==> inputs of v15 <==
==> flow/design.v <==
module	DFF(
	clk,
	rstn,
	D,
	Q
);
parameter	datawidth=14;
input	wire	clk;
input	wire	rstn;
input	wire[datawidth-1:0]	D;
output	reg[datawidth-1:0]	Q;
always@(posedge clk or negedge rstn)
begin
	if(~rstn)	Q<='d0;
	else	Q<=D;
end
endmodule
module posedge_detection (
   input  clk,
   input  rstn,
   input  in,
   output out
);
reg r_data_in0;
reg r_data_in1;
assign out = ~r_data_in0 & r_data_in1;
always@(posedge clk or negedge rstn)
begin
	if (!rstn)
	begin
		r_data_in0 <= 0;
		r_data_in1 <= 0;
	end
	else
	begin
		r_data_in0 <= r_data_in1;
		r_data_in1 <= in;
	end
end
endmodule
module shift_9 #(parameter data_width = 14)(
    input [data_width-1:0] din,
	input rstn,clk,
	output wire [data_width-1:0] dout
	);
	reg [data_width-1:0] t0,t1,t2,t3,t4,t5,t6;
	reg [data_width-1:0] t7,t8;
	always@(posedge clk or negedge rstn)
	begin
	  if(~rstn) begin
	    t0 <= 0; t1 <= 0; t2 <= 0; t3 <= 0; t4 <= 0;
	    t5 <= 0; t6 <= 0; t7 <= 0; t8 <= 0;end
	  else begin
	    t0 <= din;
	    t1 <= t0; t2 <= t1; t3 <= t2; t4 <= t3;
	    t5 <= t4; t6 <= t5; t7 <= t6; t8 <= t7;
	  end
	end
	assign dout = t8;
endmodule
module mod_add(
	in1,
	in2,
	_p,
	out
);
input	wire	[14-1:0]	in1;
input	wire	[14-1:0]	in2;
input	wire	[14-1:0]	_p;
output	wire	[14-1:0]	out;
wire	[14:0]	s1;
assign 	s1={1'b0,in1}+{1'b0,in2};
wire	[14:0]	s2;
assign	s2=s1+{1'b0,_p};
assign	out=s2[14]?s2[0+:14]:s1[0+:14];
endmodule
module mod_sub(
	in1,
	in2,
	p,
	out
);
input	wire	[14-1:0]	in1;
input	wire	[14-1:0]	in2;
input	wire	[14-1:0]	p;
output	wire	[14-1:0]	out;
wire	[14:0]	s1;
assign	s1={1'b0,in1}-{1'b0,in2};
wire	[14:0]	s2;
assign	s2={1'b0,p}+s1;
assign	out=s1[14]?s2[0+:14]:s1[0+:14];
endmodule
module old_km(
	input	clk,
	input	rstn,
	input	[14-1:0]in1,
	input	[14-1:0]in2,
	output	[14-1:0]out_L,
	output	[14-1:0]out_H
);
wire	[14/2-1:0]	in1_H;
wire	[14/2-1:0]	in1_L;
assign	in1_H = in1[14/2+:14/2];
assign	in1_L = in1[0+:14/2];
wire	[14/2-1:0]	in2_H;
wire	[14/2-1:0]	in2_L;
assign	in2_H = in2[14/2+:14/2];
assign	in2_L = in2[0+:14/2];
wire	[14-1:0]	p0_D;	 
wire	[14-1:0]	p1_D;	 
wire	[14-1:0]	p0_Q;	 
wire	[14-1:0]	p1_Q;	 
assign	p0_D=in1_L*in2_L;
assign	p1_D=in1_H*in2_H;
DFF #(.datawidth(14)) dff_p0(.clk(clk), .rstn(rstn), .D(p0_D), .Q(p0_Q));
DFF #(.datawidth(14)) dff_p1(.clk(clk), .rstn(rstn), .D(p1_D), .Q(p1_Q));
wire	[2*14-1:0]	p01_D;	 
wire	[2*14-1:0]	p01_Q;	 
assign	p01_D=(in1_L+in1_H)*(in2_L+in2_H);
DFF #(.datawidth(2*14)) dff_p01(.clk(clk), .rstn(rstn), .D(p01_D), .Q(p01_Q));
wire	[2*14-1:0]	s1_D;	 
wire	[2*14-1:0]	s2_D;	 
wire	[2*14-1:0]	s1_Q;	 
wire	[2*14-1:0]	s2_Q;	 
wire	[2*14-1:0]	out;
assign	s1_D={p1_Q,p0_Q};
assign	s2_D=(p01_Q+(~p1_Q+1'b1)+(~p0_Q+1'b1))<<(14/2);
DFF #(.datawidth(2*14)) dff_s1(.clk(clk), .rstn(rstn), .D(s1_D), .Q(s1_Q));
DFF #(.datawidth(2*14)) dff_s2(.clk(clk), .rstn(rstn), .D(s2_D), .Q(s2_Q));
assign	out=s1_Q+s2_Q;
assign	out_L=out[0+:14];
assign	out_H=out[14+:14];
endmodule
module km_mm(
	input	clk,
	input	rstn,
	input	[14-1:0]in1,
	input	[14-1:0]in2,
	input	[14-1:0]mu,
	input	[14-1:0]p,
	input	[14-1:0]_p,
	output	[14-1:0]out
);
wire	[14-1:0]	mu_Q;
wire	[14-1:0]	mu_QQ;
DFF #(.datawidth(14)) dff_mu1(.clk(clk), .rstn(rstn), .D(mu), .Q(mu_Q));
DFF #(.datawidth(14)) dff_mu2(.clk(clk), .rstn(rstn), .D(mu_Q), .Q(mu_QQ));
wire	[14-1:0]	p_Q;
wire	[14-1:0]	p_QQ;
wire	[14-1:0]	p_QQQ;
wire	[14-1:0]	p_QQQQ;
DFF #(.datawidth(14)) dff_p1(.clk(clk), .rstn(rstn), .D(p), .Q(p_Q));
DFF #(.datawidth(14)) dff_p2(.clk(clk), .rstn(rstn), .D(p_Q), .Q(p_QQ));
DFF #(.datawidth(14)) dff_p3(.clk(clk), .rstn(rstn), .D(p_QQ), .Q(p_QQQ));
DFF #(.datawidth(14)) dff_p4(.clk(clk), .rstn(rstn), .D(p_QQQ), .Q(p_QQQQ));
wire	[14-1:0]	_p_Q;
wire	[14-1:0]	_p_QQ;
wire	[14-1:0]	_p_QQQ;
wire	[14-1:0]	_p_QQQQ;
wire	[14-1:0]	_p_QQQQQ;
wire	[14-1:0]	_p_QQQQQQ;
DFF #(.datawidth(14)) dff__p1(.clk(clk), .rstn(rstn), .D(_p), .Q(_p_Q));
DFF #(.datawidth(14)) dff__p2(.clk(clk), .rstn(rstn), .D(_p_Q), .Q(_p_QQ));
DFF #(.datawidth(14)) dff__p3(.clk(clk), .rstn(rstn), .D(_p_QQ), .Q(_p_QQQ));
DFF #(.datawidth(14)) dff__p4(.clk(clk), .rstn(rstn), .D(_p_QQQ), .Q(_p_QQQQ));
DFF #(.datawidth(14)) dff__p5(.clk(clk), .rstn(rstn), .D(_p_QQQQ), .Q(_p_QQQQQ));
DFF #(.datawidth(14)) dff__p6(.clk(clk), .rstn(rstn), .D(_p_QQQQQ), .Q(_p_QQQQQQ));
wire	[14-1:0]	T_L;
wire	[14-1:0]	T_H_D;
wire	[14-1:0]	T_H_Q;
wire	[14-1:0]	T_H_QQ;
wire	[14-1:0]	T_H_QQQ;
wire	[14-1:0]	T_H_QQQQ;
DFF #(.datawidth(14)) dff_T_H1(.clk(clk), .rstn(rstn), .D(T_H_D), .Q(T_H_Q));
DFF #(.datawidth(14)) dff_T_H2(.clk(clk), .rstn(rstn), .D(T_H_Q), .Q(T_H_QQ));
DFF #(.datawidth(14)) dff_T_H3(.clk(clk), .rstn(rstn), .D(T_H_QQ), .Q(T_H_QQQ));
DFF #(.datawidth(14)) dff_T_H4(.clk(clk), .rstn(rstn), .D(T_H_QQQ), .Q(T_H_QQQQ));
wire	[14-1:0]	c;
wire	[14-1:0]	tmp;
wire	carry_D;
wire	carry_Q;
wire	carry_QQ;
wire	carry_QQQ;
wire	carry_QQQQ;
assign	carry_D=(|T_L);
DFF #(.datawidth(14)) dff_carry1(.clk(clk), .rstn(rstn), .D(carry_D), .Q(carry_Q));
DFF #(.datawidth(14)) dff_carry2(.clk(clk), .rstn(rstn), .D(carry_Q), .Q(carry_QQ));
DFF #(.datawidth(14)) dff_carry3(.clk(clk), .rstn(rstn), .D(carry_QQ), .Q(carry_QQQ));DFF #(.datawidth(14)) dff_carry4(.clk(clk), .rstn(rstn), .D(carry_QQQ), .Q(carry_QQQQ));
old_km old_km1(
	.clk(clk),
	.rstn(rstn),
	.in1(in1),
	.in2(in2),
	.out_L(T_L),
	.out_H(T_H_D)
);
old_km old_km2(
	.clk(clk),
	.rstn(rstn),
	.in1(T_L),
	.in2(mu_QQ),
	.out_L(c),
	.out_H()
);
old_km old_km3(
	.clk(clk),
	.rstn(rstn),
	.in1(c),
	.in2(p_QQQQ),
	.out_L(),
	.out_H(tmp)
);
mod_add ma(
	.in1(T_H_QQQQ+carry_QQQQ),
	.in2(tmp),
	._p(_p_QQQQQQ),
	.out(out)
);
endmodule
module bfu_v1(	
    input	clk,
	input	rstn,
	input	[14-1:0]in1,
	input	[14-1:0]in2,
	input	[14-1:0]gamma,	 
	input	op,
	input	[14-1:0]p,
	input	[14-1:0]_p,
	input	[14-1:0]mu,		 
	output	[14-1:0]out1,
	output	[14-1:0]out2
);
wire    [14-1:0]mux_mm1_in1_D;
wire    [14-1:0]mux_mm1_in1_Q;
wire    [14-1:0]mm1_out_D;
wire    [14-1:0]mm1_out_Q;
wire    [14-1:0]ms1_out;
assign  mux_mm1_in1_D = op?ms1_out:in2;
DFF #(.datawidth(14)) dff_muxmm1in1_1(.clk(clk), .rstn(rstn), .D(mux_mm1_in1_D), .Q(mux_mm1_in1_Q));
wire    [14-1:0]gamma_Q;
DFF #(.datawidth(14)) dff_gamma_1(.clk(clk), .rstn(rstn), .D(gamma), .Q(gamma_Q));
km_mm	mm1(.clk(clk), .rstn(rstn), .in1(mux_mm1_in1_Q), .in2(gamma_Q), .mu(mu), .p(p), ._p(_p), .out(mm1_out_D));
DFF #(.datawidth(14)) dff_mm1out_1(.clk(clk), .rstn(rstn), .D(mm1_out_D), .Q(mm1_out_Q));
wire    [14-1:0]in1_Q;
wire    [14-1:0]in1_QQ;
wire    [14-1:0]in1_QQQ;
wire    [14-1:0]in1_QQQQ;
wire    [14-1:0]in1_QQQQQ;
wire    [14-1:0]in1_QQQQQQ;
wire    [14-1:0]in1_QQQQQQQ;
wire    [14-1:0]in1_QQQQQQQQ;
DFF #(.datawidth(14)) dff_in1_1(.clk(clk), .rstn(rstn), .D(in1),            .Q(in1_Q));
DFF #(.datawidth(14)) dff_in1_2(.clk(clk), .rstn(rstn), .D(in1_Q),          .Q(in1_QQ));
DFF #(.datawidth(14)) dff_in1_3(.clk(clk), .rstn(rstn), .D(in1_QQ),         .Q(in1_QQQ));
DFF #(.datawidth(14)) dff_in1_4(.clk(clk), .rstn(rstn), .D(in1_QQQ),        .Q(in1_QQQQ));
DFF #(.datawidth(14)) dff_in1_5(.clk(clk), .rstn(rstn), .D(in1_QQQQ),       .Q(in1_QQQQQ));
DFF #(.datawidth(14)) dff_in1_6(.clk(clk), .rstn(rstn), .D(in1_QQQQQ),      .Q(in1_QQQQQQ));
DFF #(.datawidth(14)) dff_in1_7(.clk(clk), .rstn(rstn), .D(in1_QQQQQQ),     .Q(in1_QQQQQQQ));
DFF #(.datawidth(14)) dff_in1_8(.clk(clk), .rstn(rstn), .D(in1_QQQQQQQ),    .Q(in1_QQQQQQQQ));
wire    [14-1:0]in2_Q;
wire    [14-1:0]in2_QQ;
wire    [14-1:0]in2_QQQ;
wire    [14-1:0]in2_QQQQ;
wire    [14-1:0]in2_QQQQQ;
wire    [14-1:0]in2_QQQQQQ;
wire    [14-1:0]in2_QQQQQQQ;
wire    [14-1:0]in2_QQQQQQQQ;
DFF #(.datawidth(14)) dff_in2_1(.clk(clk), .rstn(rstn), .D(in2),            .Q(in2_Q));
DFF #(.datawidth(14)) dff_in2_2(.clk(clk), .rstn(rstn), .D(in2_Q),          .Q(in2_QQ));
DFF #(.datawidth(14)) dff_in2_3(.clk(clk), .rstn(rstn), .D(in2_QQ),         .Q(in2_QQQ));
DFF #(.datawidth(14)) dff_in2_4(.clk(clk), .rstn(rstn), .D(in2_QQQ),        .Q(in2_QQQQ));
DFF #(.datawidth(14)) dff_in2_5(.clk(clk), .rstn(rstn), .D(in2_QQQQ),       .Q(in2_QQQQQ));
DFF #(.datawidth(14)) dff_in2_6(.clk(clk), .rstn(rstn), .D(in2_QQQQQ),      .Q(in2_QQQQQQ));
DFF #(.datawidth(14)) dff_in2_7(.clk(clk), .rstn(rstn), .D(in2_QQQQQQ),     .Q(in2_QQQQQQQ));
DFF #(.datawidth(14)) dff_in2_8(.clk(clk), .rstn(rstn), .D(in2_QQQQQQQ),    .Q(in2_QQQQQQQQ));
wire    [14-1:0]mux_ma1_in2;
wire    [14-1:0]ma1_out;
assign  mux_ma1_in2 = op?in2_QQQQQQQQ:mm1_out_Q;
mod_add ma1(.in1(in1_QQQQQQQQ), .in2(mux_ma1_in2), ._p(_p), .out(ma1_out));
wire    [14-1:0]mux_ms1_in1;
wire    [14-1:0]mux_ms1_in2;
assign  mux_ms1_in1 = op?in2:in1_QQQQQQQQ;
assign  mux_ms1_in2 = op?in1:mm1_out_Q;
mod_sub ms1(.in1(mux_ms1_in1), .in2(mux_ms1_in2), .p(p), .out(ms1_out));
assign  out1 = ma1_out;
assign  out2 = op?mm1_out_Q:ms1_out;
endmodule
module ntt_bfu
(
    input                   clk,
    input                   rstn,
    input  [14-1:0] in1,
    input  [14-1:0] in2,
    input  [14-1:0] gamma,
    input                   op,
    output [14-1:0] out1,
    output [14-1:0] out2
);
bfu_v1 bfu1(.clk(clk), .rstn(rstn), .in1(in1), .in2(in2),
            .gamma(gamma), .op(op), .p('d12289), ._p('d1073729535), .mu('d922759167),
            .out1(out1), .out2(out2));
endmodule
==> flow/run.sh <==
#!/bin/bash
# the make line also repeats each setting of config.mk as NAME=value (left out here)
make -C /OpenROAD-flow-scripts/flow DESIGN_CONFIG=/design/flow/config.mk WORK_HOME=/design/flow/orfs CLKGATE_MAP_FILE= finish
==> flow/config.mk <==
export PLATFORM = sky130hd
export DESIGN_NAME = ntt_bfu
export DESIGN_NICKNAME = ntt_bfu
export VERILOG_FILES = /design/flow/design.v
export SDC_FILE = /design/flow/constraint.sdc
export NUM_CORES = 4
export LEC_CHECK = 0
export CAP_MARGIN = 10
export CORE_ASPECT_RATIO = 0.56
export CORE_MARGIN = 2
export CORE_UTILIZATION = 40
export CTS_CLUSTER_SIZE = 38
export GPL_ROUTABILITY_DRIVEN = 0
export GPL_TIMING_DRIVEN = 0
export SLEW_MARGIN = 20
export TNS_END_PERCENT = 15
==> flow/constraint.sdc <==
create_clock -name core_clock -period 6.5 [get_ports {clk}]
set_input_delay 1.3000 -clock core_clock [delete_from_list [all_inputs] [get_ports {clk}]]
set_output_delay 1.3000 -clock core_clock [all_outputs]
set_load 0.01 [all_outputs]
==> inputs of v19, as changes to v15 <==
==> flow/config.mk (replaced) <==
export PLATFORM = sky130hd
export DESIGN_NAME = ntt_bfu
export DESIGN_NICKNAME = ntt_bfu
export VERILOG_FILES = /design/flow/design.v
export SDC_FILE = /design/flow/constraint.sdc
export NUM_CORES = 4
export LEC_CHECK = 0
export CAP_MARGIN = 0
export CELL_PAD_IN_SITES_DETAIL_PLACEMENT = 0
export CORE_MARGIN = 2
export CORE_UTILIZATION = 72
export CTS_CLUSTER_DIAMETER = 48
export GPL_TIMING_DRIVEN = 1
export HOLD_SLACK_MARGIN = -0.05
export MAX_ROUTING_LAYER = met4
export PLACE_DENSITY = 0.65
export SETUP_SLACK_MARGIN = 0.62
export SLEW_MARGIN = 20
export TNS_END_PERCENT = 40
==> flow/constraint.sdc (replaced) <==
create_clock -name core_clock -period 5.82 [get_ports {clk}]
set_input_delay 1.1640 -clock core_clock [delete_from_list [all_inputs] [get_ports {clk}]]
set_output_delay 1.1640 -clock core_clock [all_outputs]
set_load 0.01 [all_outputs]
==> comparison table <==
Result of the run: v15 complete, but fails checks; v19 complete, but fails checks
Reasons for failing layout checks: v15 negative setup slack; v19 negative setup slack
Post-Route Skew: v15 22.3 ps; v19 24.6 ps
Number of well taps: v15 1,001; v19 539
Post-route cell area: v15 34,800 µm²; v19 36,800 µm²
Routed length on met3: v15 4280 µm; v19 4830 µm
Count of non-filler cells in the finished layout: v15 3,873; v19 3,608
Metal1 wirelength: v15 35,500 µm; v19 30,800 µm
Total negative slack: v15 -188 ps; v19 -437 ps
Fraction of area in registers: v15 38.0%; v19 35.9%
Synthesis-to-finish area growth: v15 14.7%; v19 21.3%
Area share of buffers outside the clock network: v15 3.48%; v19 7.05%
Buf+Inv Stages, Crit Path: v15 2; v19 21
